## v39
==> flow/design.v (excerpt) <==
module multicycle_arithmetic(
    input clk, rst, start, 
    input [1:0] op, 
    input [7:0] a, b, 
    output reg done, 
    output reg [15:0] result
);
clock: 30.0 ns
lec_check: 0
abc_area: 1
cap_margin: 20
core_margin: 2
core_utilization: 70
cts_cluster_diameter: 218
cts_cluster_size: 73
hold_slack_margin: 0.3
place_density: 0.65
setup_slack_margin: -2.0
slew_margin: 20
run.sh (not shown) runs the stock make flow with config.mk's settings and CLKGATE_MAP_FILE=.
Stage in which a tool error killed v39: 5_1_grt.
The following lists how v55 was set up differently from v39:
- CTS_CLUSTER_DIAMETER removed (was 218)
- PLACE_DENSITY removed (was 0.65)
- CORE_UTILIZATION changed from 70 to 68
- HOLD_SLACK_MARGIN removed (was 0.3)
- CTS_CLUSTER_SIZE changed from 73 to 98
- SETUP_SLACK_MARGIN removed (was -2.0)
- the clock period (ns, I/O delays scaled along) changed from 30.0 to 35.7
### Flow results
v55 ran to completion and came out clean on the timing, design-rule and antenna checks. Going from v39 to v55, die outline area rose by 2.8%, initial standard-cell utilization of the core saw a decrease. Comparing v55 against v39, there is no change at all in post-synthesis instance area.
Edits applied to the flow inputs when going from v55 to v40:
- an added TNS_END_PERCENT of 5
- a change of CORE_UTILIZATION from 68 to 58
- an added SETUP_SLACK_MARGIN of -2.0
- a deleted ABC_AREA that had been 1
- a deleted CTS_CLUSTER_SIZE that had been 98
- a change of the clock period (ns, I/O delays scaled along) from 35.7 to 28.4
--- outcome ---
v40 did not run to completion, as it errored out during 5_1_grt.
In the flow results for v55 and v40, the die area is smaller on v55.
Between v55 and v40, the difference in register area share after synthesis is negligible.
~same count of flip-flops with a built-in enable after synthesis in v55 and v40
v40 ended with more arithmetic-cell share of the synthesized area counting full adders, half adders and majority gates than v55.
Compared with v55, in v40 synthesized cell count fell 243; area of the core region rose about 15%; area figure in the yosys stat output fell about 1.6%.
--- input diff v40..v27 ---
- a change of CORE_UTILIZATION from 58 to 40
- a deleted TNS_END_PERCENT that had been 5
- a deleted SETUP_SLACK_MARGIN that had been -2.0
- a change of the clock period (ns, I/O delays scaled along) from 28.4 to 35.0
## What came out
- Summary of v27 over v40: yosys stat chip area held, die area higher, die outline height rose about 20%, number of placed instances with taps included lower.
- Going from v40 to v27, half-perimeter wire length after placement now smaller, pre-CTS worst setup slack now larger.
- Looking at the logs for v40 and v27, the single run that did not finish was v40.
- The log for v40 ends in 5_1_grt with error GRT-0232, so the run never completed.
- Count of boundary I/O pins came out exactly the same in v40 and v27.
- In v27, initial standard-cell utilization of the core is lower than in v40.
- Max final estimated routing congestion in global placement across v40 and v27: v40
Setup changes, v27 to v19
- putting CELL_PAD_IN_SITES_DETAIL_PLACEMENT at 2 where nothing was set
- swapping 40 for 60 in CORE_UTILIZATION
- putting GPL_ROUTABILITY_DRIVEN at 0 where nothing was set
- swapping 20 for 25 in CAP_MARGIN
- putting PLACE_DENSITY_LB_ADDON at 0.26 where nothing was set
- putting CTS_CLUSTER_SIZE at 33 where nothing was set
- putting ABC_AREA at 0 where nothing was set
- swapping 2 for 7 in CORE_MARGIN
- swapping 20 for 15 in SLEW_MARGIN
==> results <==
The flow ran to completion for all of v27 and v19 but v19, which stopped partway. v19: aborted in 3_5_place_dp (tool error). Re adder-cell share of the synthesized area: no difference whatsoever between v19 and v27. Height of the chip went down by more than 10% going from v27 to v19. Synthesized cell count: v19 vs v27 identical. Comparing v19 and v27, the lower die extent in x is on v19. v19 vs. v27: cell count listed in synth_stat.txt barely changed, area of the chip dropped 22%. v19: area inside the core boundary is 35% lower than what v27 reported. Taking v27 as the reference point, the initial standard-cell utilization of the core of v19 rises by 22 points.

* * *

multicycle_arithmetic again, from the RTL that the note above started with.
==> flow/config.mk <==
export PLATFORM = sky130hd
export DESIGN_NAME = multicycle_arithmetic
export DESIGN_NICKNAME = multicycle_arithmetic
export VERILOG_FILES = /design/flow/design.v
export SDC_FILE = /design/flow/constraint.sdc
export NUM_CORES = 4
export LEC_CHECK = 0
export ABC_AREA = 1
export CAP_MARGIN = 30
export CORE_ASPECT_RATIO = 1.35
export CORE_MARGIN = 6
export CORE_UTILIZATION = 31
export GPL_TIMING_DRIVEN = 0
export PLACE_DENSITY_LB_ADDON = 0.06
export SLEW_MARGIN = 20
==> flow/constraint.sdc <==
create_clock -name core_clock -period 35.0 [get_ports {clk}]
set_input_delay 7.0000 -clock core_clock [delete_from_list [all_inputs] [get_ports {clk}]]
set_output_delay 7.0000 -clock core_clock [all_outputs]
set_load 0.01 [all_outputs]
The first run finished with timing, DRC and antenna clean.
Then changed:
--- a/flow/config.mk
+++ b/flow/config.mk
@@ -8,8 +8,6 @@
 export ABC_AREA = 1
-export CAP_MARGIN = 30
+export CAP_MARGIN = 15
 export CORE_ASPECT_RATIO = 1.35
-export CORE_MARGIN = 6
-export CORE_UTILIZATION = 31
-export GPL_TIMING_DRIVEN = 0
-export PLACE_DENSITY_LB_ADDON = 0.06
+export CORE_MARGIN = 2
+export CORE_UTILIZATION = 40
 export SLEW_MARGIN = 20
Outcome: The changed run completed with no timing, DRC or antenna violations; synthesized area does not change; wire length went down by 7.7%; setup slack is better by 0.19 ns; sequential share of layout area is higher by 0.30 points; first-iteration DRC count climbs by 58%; global-route usage goes up by 5.1 points; cell count shrinks by 5.7%.
Then changed:
--- a/flow/config.mk
+++ b/flow/config.mk
@@ -7,7 +7,9 @@
 export LEC_CHECK = 0
-export ABC_AREA = 1
-export CAP_MARGIN = 15
-export CORE_ASPECT_RATIO = 1.35
+export CAP_MARGIN = 20
 export CORE_MARGIN = 2
-export CORE_UTILIZATION = 40
+export CORE_UTILIZATION = 59
+export CTS_CLUSTER_SIZE = 15
+export HOLD_SLACK_MARGIN = -0.08
+export SETUP_SLACK_MARGIN = -1.64
 export SLEW_MARGIN = 20
+export TNS_END_PERCENT = 5
What happened: Now the flow reached the layout checks and failed them: setup timing. Register-to-register slack gains 0.61 ns. Via count rises slightly. Routed wire length increases by a few percent. Final area shrinks by a few percent. Die area fell by a quarter to a third. Clock skew is about the same.
Then changed:
==> flow/config.mk (replaced) <==
export PLATFORM = sky130hd
export DESIGN_NAME = multicycle_arithmetic
export DESIGN_NICKNAME = multicycle_arithmetic
export VERILOG_FILES = /design/flow/design.v
export SDC_FILE = /design/flow/constraint.sdc
export NUM_CORES = 4
export LEC_CHECK = 0
export CAP_MARGIN = 20
export CORE_MARGIN = 10
export CORE_UTILIZATION = 40
export CTS_CLUSTER_DIAMETER = 290
export CTS_CLUSTER_SIZE = 100
export SETUP_SLACK_MARGIN = -2.0
export SLEW_MARGIN = 0
export TNS_END_PERCENT = 25
The new run ran to the end with violations: setup timing.
Maximum frequency barely changes.
Utilization decreases by 22 points.
Final area increases by 1.7%.
Non-clock buffer count increases by 14.
Cell count increases by 7.5%.
First-iteration DRC count decreases by 19%.
Sequential cell count stays the same.
Via count decreases by 0.80%.
Count of clock-buffer cells in the layout does not change.
Then changed:
==> flow/config.mk (replaced) <==
export PLATFORM = sky130hd
export DESIGN_NAME = multicycle_arithmetic
export DESIGN_NICKNAME = multicycle_arithmetic
export VERILOG_FILES = /design/flow/design.v
export SDC_FILE = /design/flow/constraint.sdc
export NUM_CORES = 4
export LEC_CHECK = 0
export CAP_MARGIN = 20
export CORE_MARGIN = 2
export CORE_UTILIZATION = 26
export CTS_CLUSTER_SIZE = 15
export HOLD_SLACK_MARGIN = -0.08
export SLEW_MARGIN = 20
Outcome:
- This time the run went through all stages and came out clean
- worst hold slack gets worse by 0.0044 ns
- first-iteration DRC count is higher by 13%
- cell area rose by 9.3%
- final cell count came out higher by 14%
- via count came out higher by 3.5%
Then changed:
--- a/flow/config.mk
+++ b/flow/config.mk
@@ -7,2 +7,3 @@
 export LEC_CHECK = 0
+export ABC_AREA = 1
 export CAP_MARGIN = 20
@@ -12,2 +13,3 @@
 export HOLD_SLACK_MARGIN = -0.08
-export SLEW_MARGIN = 20
+export SETUP_SLACK_MARGIN = -1.53
+export SLEW_MARGIN = 5
The changed run completed with no timing, DRC or antenna violations. Wire length shrinks by 17%. Via count drops by about 6%.
